## mips
module mips(clk, rstb, mem_wr_data, mem_addr, mem_rd_data, mem_wr_ena, PC);
clock: 11.5 ns
lec_check: 0
cap_margin: 15
core_aspect_ratio: 0.74
core_margin: 2
core_utilization: 68
cts_cluster_diameter: 74
cts_cluster_size: 34
gpl_timing_driven: 1
setup_slack_margin: 0.86
slew_margin: 20
tns_end_percent: 65
run.sh (not shown) runs the stock make flow with config.mk's settings and CLKGATE_MAP_FILE=.
The starting point died in 5_1_grt, error GRT-0116.
Next try:
CAP_MARGIN = 20   (was 15)
CORE_ASPECT_RATIO = default   (was 0.74)
CORE_UTILIZATION = 58   (was 68)
CTS_CLUSTER_DIAMETER = default   (was 74)
CTS_CLUSTER_SIZE = default   (was 34)
GPL_TIMING_DRIVEN = default   (was 1)
PLACE_DENSITY = 0.6   (was default)
SETUP_SLACK_MARGIN = default   (was 0.86)
TNS_END_PERCENT = default   (was 65)
clock period = 8.99 ns   (was 11.5 ns; I/O delays follow)
Result: This time the run finished but failed the layout checks on setup timing. Synthesized cell count stays the same. Die area climbs by 17%. Area after synthesis is unchanged.
Next try:
CORE_UTILIZATION = 66   (was 58)
CTS_CLUSTER_SIZE = 58   (was default)
TNS_END_PERCENT = 5   (was default)
=>
- With this change the flow failed in 5_1_grt on GRT-0116
- die size falls by 12%
- synthesized cell count does not change
- area after synthesis is unchanged
Next try:
CTS_CLUSTER_SIZE = default   (was 58)
PLACE_DENSITY = default   (was 0.6)
TNS_END_PERCENT = default   (was 5)
clock period = 10.5 ns   (was 8.99 ns; I/O delays follow)
Result: The new run stopped in 5_1_grt; die area is unchanged; synthesized area stays the same; synthesized cell count does not change.


mips again, from the RTL that the note above started with.
export LEC_CHECK = 0
export CAP_MARGIN = 15
export CORE_ASPECT_RATIO = 0.74
export CORE_MARGIN = 2
export CORE_UTILIZATION = 68
export CTS_CLUSTER_DIAMETER = 74
export CTS_CLUSTER_SIZE = 21
export GPL_TIMING_DRIVEN = 1
export MAX_ROUTING_LAYER = met4
export SETUP_SLACK_MARGIN = 0.86
export SLEW_MARGIN = 20
export TNS_END_PERCENT = 65
create_clock -name core_clock -period 11.4 [get_ports {clk}]
The starting point never finished: it broke off in 5_1_grt with GRT-0116.
Then changed:
Settings changed: CORE_UTILIZATION 68 to 25, CTS_CLUSTER_SIZE 21 to 79, HOLD_SLACK_MARGIN set to 0.11, MAX_ROUTING_LAYER met4 to unset, PLACE_DENSITY_LB_ADDON set to 0.08, SLEW_MARGIN 20 to 0, TNS_END_PERCENT 65 to 80.
Clock period 11.4 ns to 7.24 ns, I/O delays scaled along.
=> With this change the flow completed, yet does not pass: setup timing; die size climbs to 2.7 times its value; synthesized area is unchanged; synthesized cell count stays the same.
Then changed:
Settings changed: CAP_MARGIN 15 to 40, CELL_PAD_IN_SITES_DETAIL_PLACEMENT set to 1, CORE_MARGIN 2 to 7, CORE_UTILIZATION 25 to 19, CTS_CLUSTER_DIAMETER 74 to 216, GPL_ROUTABILITY_DRIVEN set to 1, GPL_TIMING_DRIVEN 1 to 0, MAX_ROUTING_LAYER set to met4, MIN_ROUTING_LAYER set to met2, SETUP_SLACK_MARGIN 0.86 to 1.83, SLEW_MARGIN 0 to 5.
Result: The new run died in 5_1_grt (GRT-0116); area after synthesis does not change; die size is higher by 35%; synthesized cell count does not change.
Then changed:
Settings changed: ABC_AREA set to 1, CAP_MARGIN 40 to 20, CELL_PAD_IN_SITES_DETAIL_PLACEMENT 1 to unset, CORE_ASPECT_RATIO 0.74 to unset, CORE_MARGIN 7 to 2, CORE_UTILIZATION 19 to 72, CTS_CLUSTER_DIAMETER 216 to unset, CTS_CLUSTER_SIZE 79 to 56, GPL_ROUTABILITY_DRIVEN 1 to unset, GPL_TIMING_DRIVEN 0 to unset, HOLD_SLACK_MARGIN 0.11 to unset, MAX_ROUTING_LAYER met4 to unset, MIN_ROUTING_LAYER met2 to unset, PLACE_DENSITY set to 0.65, PLACE_DENSITY_LB_ADDON 0.08 to unset, SETUP_SLACK_MARGIN 1.83 to unset, TNS_END_PERCENT 80 to unset.
Clock period 7.24 ns to 5.24 ns, I/O delays scaled along.
The new run failed in 5_1_grt (GRT-0232).
Die area came out lower by 75%.
Synthesized cell count came out higher by 33%.
Synthesized area came out lower by 2.3%.
Then changed:
Settings changed: ABC_AREA 1 to unset, CORE_UTILIZATION 72 to 57, CTS_CLUSTER_SIZE 56 to unset, PLACE_DENSITY 0.65 to unset, SETUP_SLACK_MARGIN set to 1.64, SLEW_MARGIN 5 to 20.
Clock period 5.24 ns to 10.4 ns, I/O delays scaled along.
The changed run completed and failed the layout checks on setup timing; area after synthesis rises by 2.3%; die size rises by 29%; synthesized cell count falls by 25%.


## v44
Starting RTL as in the previous note.
make LEC_CHECK=0 CAP_MARGIN=15 CORE_ASPECT_RATIO=0.72 CORE_MARGIN=2 CORE_UTILIZATION=71 CTS_CLUSTER_DIAMETER=74 CTS_CLUSTER_SIZE=21 GPL_TIMING_DRIVEN=1 SETUP_SLACK_MARGIN=0.86 SLEW_MARGIN=20 TNS_END_PERCENT=65 finish   # period 10.8 ns
v44: aborted in 5_1_grt (tool error)
What v45 does differently from v44 at the input level:
==> flow/config.mk <==
export PLATFORM = sky130hd
export DESIGN_NAME = mips
export DESIGN_NICKNAME = mips
export VERILOG_FILES = /design/flow/design.v
export SDC_FILE = /design/flow/constraint.sdc
export NUM_CORES = 4
export LEC_CHECK = 0
export ABC_AREA = 1
export CAP_MARGIN = 15
export CORE_ASPECT_RATIO = 0.74
export CORE_MARGIN = 2
export CORE_UTILIZATION = 72
export CTS_CLUSTER_DIAMETER = 74
export CTS_CLUSTER_SIZE = 79
export GPL_TIMING_DRIVEN = 1
export HOLD_SLACK_MARGIN = 0.11
export SETUP_SLACK_MARGIN = 0.86
export SLEW_MARGIN = 10
export TNS_END_PERCENT = 85
==> flow/constraint.sdc <==
create_clock -name core_clock -period 6.43 [get_ports {clk}]
set_input_delay 1.2860 -clock core_clock [delete_from_list [all_inputs] [get_ports {clk}]]
set_output_delay 1.2860 -clock core_clock [all_outputs]
set_load 0.01 [all_outputs]
==> results <==
- v45 did not make it past 5_1_grt, where a tool error ended it.
- Average cell area after synthesis (v45 over v44): decrease, about 26%
- In v45, total core area is lower than in v44.
- v45 vs v44 — synthesized chip area reported by yosys dropped by a few percent
- When the final numbers for v45 and v44 were put side by side, the cell area after placement turned out to be greater in v45.
- v45 vs v44: weighted congestion at the end of routability-driven global placement up
- Synthesized area ends up higher on v44.
The inputs of v12 differ from those of v45 as listed below.
==> flow/config.mk <==
export PLATFORM = sky130hd
export DESIGN_NAME = mips
export DESIGN_NICKNAME = mips
export VERILOG_FILES = /design/flow/design.v
export SDC_FILE = /design/flow/constraint.sdc
export NUM_CORES = 4
export LEC_CHECK = 0
export CAP_MARGIN = 15
export CORE_ASPECT_RATIO = 0.74
export CORE_MARGIN = 7
export CORE_UTILIZATION = 25
export CTS_CLUSTER_DIAMETER = 74
export CTS_CLUSTER_SIZE = 79
export GPL_ROUTABILITY_DRIVEN = 0
export GPL_TIMING_DRIVEN = 1
export HOLD_SLACK_MARGIN = 0.11
export PLACE_DENSITY_LB_ADDON = 0.08
export SLEW_MARGIN = 0
export TNS_END_PERCENT = 80
==> flow/constraint.sdc <==
create_clock -name core_clock -period 7.24 [get_ports {clk}]
set_input_delay 1.4480 -clock core_clock [delete_from_list [all_inputs] [get_ports {clk}]]
set_output_delay 1.4480 -clock core_clock [all_outputs]
set_load 0.01 [all_outputs]
[summary]
Complete run, failing final checks: v12, reason setup timing. In v12, the number of placed instances, taps included came out 7.1% above the value in v45. Between v45 and v12, the pre-CTS setup slack is lower for v45. v12 ends up with a depth of the CTS H-tree that is 1 higher than in v45. Going from v45 to v12, effective utilization at floorplan moved down, chip area from the yosys synthesis statistics now sits higher, cell area after placement now larger, number of instances in the synthesized netlist saw a decrease, area after synthesis went up by 2.3%. v12 has count of instantiated cells in the yosys netlist below what v45 had.
The inputs of v18 differ from those of v12 as listed below.
==> flow/config.mk <==
export PLATFORM = sky130hd
export DESIGN_NAME = mips
export DESIGN_NICKNAME = mips
export VERILOG_FILES = /design/flow/design.v
export SDC_FILE = /design/flow/constraint.sdc
export NUM_CORES = 4
export LEC_CHECK = 0
export ABC_AREA = 1
export CAP_MARGIN = 15
export CORE_ASPECT_RATIO = 0.74
export CORE_MARGIN = 2
export CORE_UTILIZATION = 72
export CTS_CLUSTER_DIAMETER = 379
export CTS_CLUSTER_SIZE = 79
export GPL_TIMING_DRIVEN = 1
export HOLD_SLACK_MARGIN = 0.11
export SETUP_SLACK_MARGIN = -0.32
export SLEW_MARGIN = 10
export TNS_END_PERCENT = 85
==> flow/constraint.sdc <==
create_clock -name core_clock -period 5.57 [get_ports {clk}]
set_input_delay 1.1140 -clock core_clock [delete_from_list [all_inputs] [get_ports {clk}]]
set_output_delay 1.1140 -clock core_clock [all_outputs]
set_load 0.01 [all_outputs]
Notes after the runs:
As the logs show, v18 stopped at 5_1_grt after a tool error, so it never reached the end of the flow.
Cmp v12 and v18 / average cell area after synthesis / higher: v12
Cmp v18 vs v12: post-synth net total higher in v18
Taking v12 as the reference point, the H-tree level count of v18 falls by 2.
For v27, these inputs were changed with respect to v18:
==> flow/config.mk <==
export PLATFORM = sky130hd
export DESIGN_NAME = mips
export DESIGN_NICKNAME = mips
export VERILOG_FILES = /design/flow/design.v
export SDC_FILE = /design/flow/constraint.sdc
export NUM_CORES = 4
export LEC_CHECK = 0
export ABC_AREA = 1
export CAP_MARGIN = 20
export CORE_MARGIN = 2
export CORE_UTILIZATION = 72
export CTS_CLUSTER_SIZE = 90
export PLACE_DENSITY = 0.65
export SLEW_MARGIN = 40
==> flow/constraint.sdc <==
create_clock -name core_clock -period 5.23 [get_ports {clk}]
set_input_delay 1.0460 -clock core_clock [delete_from_list [all_inputs] [get_ports {clk}]]
set_output_delay 1.0460 -clock core_clock [all_outputs]
set_load 0.01 [all_outputs]
Notes after the runs:
Flow for v27 halted at 5_1_grt, error code GRT-0116. Against v18 as the reference, v27 delivers a lower placed wire-length estimate. On total CTS buffers, the higher figure sits with v27, not v18. On horizontal die size, the higher figure sits with v18, not v27. Relative to v18, the post-placement cell count of v27 is lower by 0.41%. v27 ended with less routability-driven placement congestion ratio than v18. Number of clock sinks: v27 vs v18 identical. In the metrics for v18 and v27, the one carrying the higher starting utilization of the core area is v27. Compared with v18, v27 shows height of the die that has gone up by more than 10%. In terms of die size, v27 and v18 differ only marginally.
